alpha:
Design RSA_TOP, start of the top module:
module RSA_TOP (
    clk, rst_n, in_valid,
    in_p, in_q, in_e, in_c,
    out_valid, out_m
);
input clk, rst_n, in_valid;
input [3:0] in_p, in_q;
input [7:0] in_e, in_c;
output reg out_valid;
output reg [7:0] out_m;
parameter WIDTH = 4 ;
parameter ST_IN = 0 ;
parameter ST_OUT = 1 ;  
reg current_state  ;
reg next_state  ;
reg  [WIDTH*2-1:0] c_text , c_wait_1 ;
reg  [WIDTH-1  :0] get_p, get_q ;
reg  [WIDTH*2-1:0] get_e ;
reg  [WIDTH*2-1:0] decrypted_text  ;
reg  [WIDTH*2-1:0] decrypted_text_wait_1  ;
wire [WIDTH*2-1:0] OUT_D, OUT_N ;
reg  [WIDTH*2-1:0] private_D , private_N ;
reg  [2:0] count_number ;
reg  [2:0] count_out ; 
integer i  ;
reg count_1 ;
always@(posedge clk, negedge rst_n)
begin
	if(!rst_n)
		begin
			count_1 <= 'd0 ;
		end
	else if (current_state == ST_IN)
		begin
			if (in_valid) begin
				if(count_1 !=1) 
					count_1 <= count_1 + 'd1 ;
			end
		end
	else
		count_1 <= 'd0 ;
end	
reg [2:0] count_8 ;
always@(posedge clk, negedge rst_n)
begin
	if(!rst_n)
		begin
			count_8 <= 'd0 ;
		end
	else if (current_state == ST_IN)
		begin
			if (in_valid) begin
				count_8 <= count_8 + 'd1 ;
			end
		end
	else if (current_state == ST_OUT)
		begin
			count_8 <= count_8 + 'd1 ;
		end
	else
		count_8 <= 'd0 ;
end
always@(posedge clk, negedge rst_n)
begin
	if(!rst_n)
		begin
			get_e <='d0;
  ...
clock: 70.4 ns
lec_check: 0
abc_area: 1
cap_margin: 20
core_margin: 2
core_utilization: 71
cts_cluster_diameter: 224
hold_slack_margin: -0.09
slew_margin: 20
run.sh (not shown) runs the stock make flow with config.mk's settings and CLKGATE_MAP_FILE=.
alpha reached the end of the flow, and the finished layout is clean on the timing, design-rule and antenna checks.
Edits applied to the flow inputs when going from alpha to beta:
Settings: CORE_UTILIZATION: 71 -> 72; CAP_MARGIN: 20 -> 5; CTS_CLUSTER_DIAMETER: 224 -> 227; PLACE_DENSITY: unset -> 0.65; the clock period (ns, I/O delays scaled along): 70.4 -> 62.8.
Notes after the runs:
Final checks on beta, whose flow otherwise completed, came back failing, citing negative setup slack.
Compared with alpha, beta shows a global-route met3 utilization that is 0.50 points higher.
alpha -> beta: area of all placed cells without fillers increased by a few percent
The inputs of gamma differ from those of beta as listed below.
Settings: changing CAP_MARGIN from 5 to 40; changing HOLD_SLACK_MARGIN from -0.09 to 0.29.
==> comparison <==
On shortest period the worst path allows, beta loses to gamma. Status gamma: flow complete, layout not clean - negative setup slack. Utilization after layout: beta vs gamma — no meaningful difference. Against beta, gamma comes in 6.1 points lower on final period utilization. beta and gamma ended up with nearly the same via count of the first global-routing pass. On clock skew, beta and gamma are basically level.
Edits applied to the flow inputs when going from gamma to delta:
Settings: removing HOLD_SLACK_MARGIN (formerly 0.29); removing ABC_AREA (formerly 1); removing CTS_CLUSTER_DIAMETER (formerly 227); changing CORE_UTILIZATION from 72 to 55; removing PLACE_DENSITY (formerly 0.65); changing CAP_MARGIN from 40 to 20; changing the clock period (ns, I/O delays scaled along) from 62.8 to 85.7.
Results
delta vs gamma — number of non-clock buffers in the layout dropped by more than half. delta: full flow OK, the timing, design-rule and antenna checks passed. Looking at end of the critical path, the private_D[6] result is from delta; the private_D[2] one comes from gamma. For the area added between synthesis and finish, delta came in 7.7 points lower than gamma did. When delta is measured against gamma, its register-to-register slack turns out 12.00 ns higher. | setup slack | higher: delta |. Where final period demand of the worst path is concerned, gamma is better than delta. For the number of global-route vias before repair, delta came in 6.0% lower than gamma did. met3 track demand over resource on delta is down relative to gamma. In the flow results for gamma and delta, the final area is smaller on delta.

========
Setup of pepper:
RSA_TOP again, from the RTL that the note above started with.
Settings: LEC_CHECK=0, ABC_AREA=1, CAP_MARGIN=20, CORE_MARGIN=7, CORE_UTILIZATION=51, GPL_TIMING_DRIVEN=1, HOLD_SLACK_MARGIN=0.23, MAX_ROUTING_LAYER=met5, PLACE_DENSITY=0.57, SETUP_SLACK_MARGIN=5.0, SLEW_MARGIN=40, TNS_END_PERCENT=65; clock period 54.8 ns.
pepper: flow complete, layout not clean; failing: negative setup slack
diff inputs: pepper => onyx
# pepper
export LEC_CHECK = 0
export ABC_AREA = 1
export CAP_MARGIN = 20
export CORE_MARGIN = 7
export CORE_UTILIZATION = 51
export GPL_TIMING_DRIVEN = 1
export HOLD_SLACK_MARGIN = 0.23
export MAX_ROUTING_LAYER = met5
export PLACE_DENSITY = 0.57
export SETUP_SLACK_MARGIN = 5.0
export SLEW_MARGIN = 40
export TNS_END_PERCENT = 65
create_clock -name core_clock -period 54.8 [get_ports {clk}]
# onyx
export LEC_CHECK = 0
export CAP_MARGIN = 20
export CORE_MARGIN = 2
export CORE_UTILIZATION = 70
export PLACE_DENSITY = 0.65
export SLEW_MARGIN = 20
create_clock -name core_clock -period 72.9 [get_ports {clk}]
STATUS run=onyx STAGES=ALL_DONE FINAL_CHECKS=FAILED CAUSE=negative setup slack. Status: count of buffers inserted at the top-level ports parity (onyx, pepper). The standard cells in onyx occupy less silicon area than those in pepper do. Compare pepper and onyx | highest clock rate higher: pepper. Critical path depth went down by a little under 10% going from pepper to onyx.
### onyx -> amber
# onyx
export LEC_CHECK = 0
export CAP_MARGIN = 20
export CORE_MARGIN = 2
export CORE_UTILIZATION = 70
export PLACE_DENSITY = 0.65
export SLEW_MARGIN = 20
create_clock -name core_clock -period 72.9 [get_ports {clk}]
# amber
export LEC_CHECK = 0
export ABC_AREA = 1
export CAP_MARGIN = 20
export CELL_PAD_IN_SITES_GLOBAL_PLACEMENT = 1
export CORE_MARGIN = 2
export CORE_UTILIZATION = 40
export SLEW_MARGIN = 20
create_clock -name core_clock -period 98.2 [get_ports {clk}]
- Higher wire length of the first global-routing pass among amber and onyx: onyx
- Relative to onyx, the first-iteration DRC count measured on amber has decreased by more than a quarter.
- Looking at the reports, amber completed the entire flow and the layout it produced met the timing, design-rule and antenna checks.
- amber does worse than onyx on area of the chip.
Changes in raven relative to amber:
# amber
export LEC_CHECK = 0
export ABC_AREA = 1
export CAP_MARGIN = 20
export CELL_PAD_IN_SITES_GLOBAL_PLACEMENT = 1
export CORE_MARGIN = 2
export CORE_UTILIZATION = 40
export SLEW_MARGIN = 20
create_clock -name core_clock -period 98.2 [get_ports {clk}]
# raven
export LEC_CHECK = 0
export CAP_MARGIN = 20
export CORE_MARGIN = 2
export CORE_UTILIZATION = 72
export SETUP_SLACK_MARGIN = 2.16
export SLEW_MARGIN = 20
create_clock -name core_clock -period 14.4 [get_ports {clk}]
--- outcome ---
raven did not finish; a tool error ended it in 3_5_place_dp.
raven vs. amber: arithmetic-cell share of the synthesized area counting full adders, half adders and majority gates went down, synthesized area per cell went up, instance count of the mapped netlist went down, area of the placeable core went down.
